// pixel_generation
module pixel_generation(
    input clk,                               
    input reset,                             
    input video_on,                          
    input [9:0] x, y,    
    input KEY_UP, KEY_DOWN, KEY_LEFT, KEY_RIGHT,
    output reg [11:0] rgb                    
    );
Size in the first run: roughly 1800 cells after synthesis, roughly 34 flip-flops, roughly 39 I/O pins, about 12000 sq um of cells after synthesis.
export LEC_CHECK = 0
export CAP_MARGIN = 20
export CORE_MARGIN = 2
export CORE_UTILIZATION = 68
export CTS_CLUSTER_DIAMETER = 394
export CTS_CLUSTER_SIZE = 99
export PLACE_DENSITY = 0.36
export SLEW_MARGIN = 20
create_clock -name core_clock -period 5.96 [get_ports {clk}]
run.sh (not shown) runs the stock make flow with config.mk's settings and CLKGATE_MAP_FILE=.
==> next run, changes <==
Settings changed: CTS_CLUSTER_DIAMETER 394 to default, CTS_CLUSTER_SIZE 99 to 21, PLACE_DENSITY 0.36 to default.
Clock period 5.96 ns to 4.89 ns, I/O delays scaled along.
This time the run finished with setup timing left; worst setup slack degrades by 0.24 ns; via count rises by 9.3%; global-route usage increases by 5.5 points; register-to-register slack is worse by 0.31 ns; non-clock buffer count increases by 156; first-iteration DRC count grows by 26%; final cell count went up by 7.6%; clock skew went up by 0.0054 ns; die size is unchanged.
==> next run, changes <==
Settings changed: CORE_UTILIZATION 68 to 40, CTS_CLUSTER_SIZE 21 to 44, HOLD_SLACK_MARGIN from default to -0.01.
Clock period 4.89 ns to 10.0 ns, I/O delays scaled along.
- The changed run produced a clean layout
- utilization is lower by 45 points
- final cell count is lower by a few percent
- cell area is lower by about a fifth
- area after synthesis is unchanged
==> next run, changes <==
Settings changed: CTS_CLUSTER_SIZE 44 to default, HOLD_SLACK_MARGIN -0.01 to default.
Clock period 10.0 ns to 8.71 ns, I/O delays scaled along.
Synthesized area stays the same; worst hold slack loses 0.016 ns; design area goes up by 1.5%; wire length increases by 2.4%; clock-buffer cell count goes down by 1.
==> next run, changes <==
Settings changed: CORE_UTILIZATION 40 to 58.
Clock period 8.71 ns to 8.23 ns, I/O delays scaled along.
The changed run completed without violations. Count of clock-buffer cells in the layout is unchanged. Worst hold slack hardly moves. Global-route usage climbs by 12 points. Routed wire length drops by 6.0%. Via count increases by 4.5%. Final area goes down by 1.5%. Synthesized area stays the same.
==> next run, changes <==
Settings changed: CORE_UTILIZATION 58 to 66, CTS_CLUSTER_DIAMETER from default to 398, CTS_CLUSTER_SIZE from default to 99.
Clock period 8.23 ns to 7.29 ns, I/O delays scaled along.
Result: Count of clock-buffer cells in the layout is unchanged. Global-route usage rose by 4.8 points. Synthesized area stays the same. Sequential share of layout area hardly moves. Die area went down by 12%. Non-clock buffer count goes up by 15. Design area came out higher by 0.53%.

pixel_generation again, from the RTL that the note above started with.
Settings: LEC_CHECK=0, CAP_MARGIN=15, CELL_PAD_IN_SITES_DETAIL_PLACEMENT=1, CELL_PAD_IN_SITES_GLOBAL_PLACEMENT=1, CORE_ASPECT_RATIO=0.91, CORE_MARGIN=2, CORE_UTILIZATION=40, CTS_CLUSTER_DIAMETER=270, CTS_CLUSTER_SIZE=68, HOLD_SLACK_MARGIN=-0.01, PLACE_DENSITY_LB_ADDON=0.13, SETUP_SLACK_MARGIN=-0.73, SLEW_MARGIN=20, TNS_END_PERCENT=55; clock period 9.57 ns.
The baseline ran to the end with no violations.
Next try:
CAP_MARGIN = 20   (was 15)
CELL_PAD_IN_SITES_DETAIL_PLACEMENT = unset   (was 1)
CELL_PAD_IN_SITES_GLOBAL_PLACEMENT = unset   (was 1)
CORE_ASPECT_RATIO = unset   (was 0.91)
CORE_UTILIZATION = 66   (was 40)
CTS_CLUSTER_DIAMETER = unset   (was 270)
CTS_CLUSTER_SIZE = unset   (was 68)
HOLD_SLACK_MARGIN = unset   (was -0.01)
MAX_ROUTING_LAYER = met4   (was unset)
PLACE_DENSITY_LB_ADDON = unset   (was 0.13)
SETUP_SLACK_MARGIN = unset   (was -0.73)
TNS_END_PERCENT = unset   (was 55)
clock period = 9.58 ns   (was 9.57 ns; I/O delays follow)
The new run completed with no timing, DRC or antenna violations.
Wire length went down by 19%.
Setup slack gains 0.48 ns.
Register-to-register slack improved by 0.25 ns.
Final cell count drops by 7.2%.
Clock skew hardly moves.
Worst hold slack stays flat.
Design area went down by 2.0%.
Utilization goes up by 27 points.
Die area is lower by 39%.
Next try:
CORE_UTILIZATION = 40   (was 66)
MAX_ROUTING_LAYER = unset   (was met4)
SETUP_SLACK_MARGIN = 2.45   (was unset)
clock period = 8.71 ns   (was 9.58 ns; I/O delays follow)
What happened: The new run produced a clean layout. Worst setup slack gets better by 1.3 ns. Sequential share of layout area drops by 0.66 points. Worst hold slack gets worse by 0.012 ns. Final area climbs by 10%. Area after synthesis stays the same. First-iteration DRC count drops by 26%. Register-to-register slack gets worse by 0.64 ns. Sequential cell count is unchanged.
Next try:
CORE_UTILIZATION = 21   (was 40)
CTS_CLUSTER_DIAMETER = 177   (was unset)
CTS_CLUSTER_SIZE = 99   (was unset)
SETUP_SLACK_MARGIN = unset   (was 2.45)
clock period = 10.0 ns   (was 8.71 ns; I/O delays follow)
What happened:
- The new run finished with timing, DRC and antenna clean
- setup slack is worse by 1.1 ns
- final area is lower by 4.4%
Next try:
CORE_UTILIZATION = 67   (was 21)
CTS_CLUSTER_DIAMETER = 175   (was 177)
CTS_CLUSTER_SIZE = 100   (was 99)
Worst hold slack stays flat.
Sequential cell count is unchanged.
Final cell count is lower by about a fifth.
Die area is lower by well over a third.
Wire length is lower by a little under a tenth.
Non-clock buffer count is lower by 10.
Area after synthesis is unchanged.
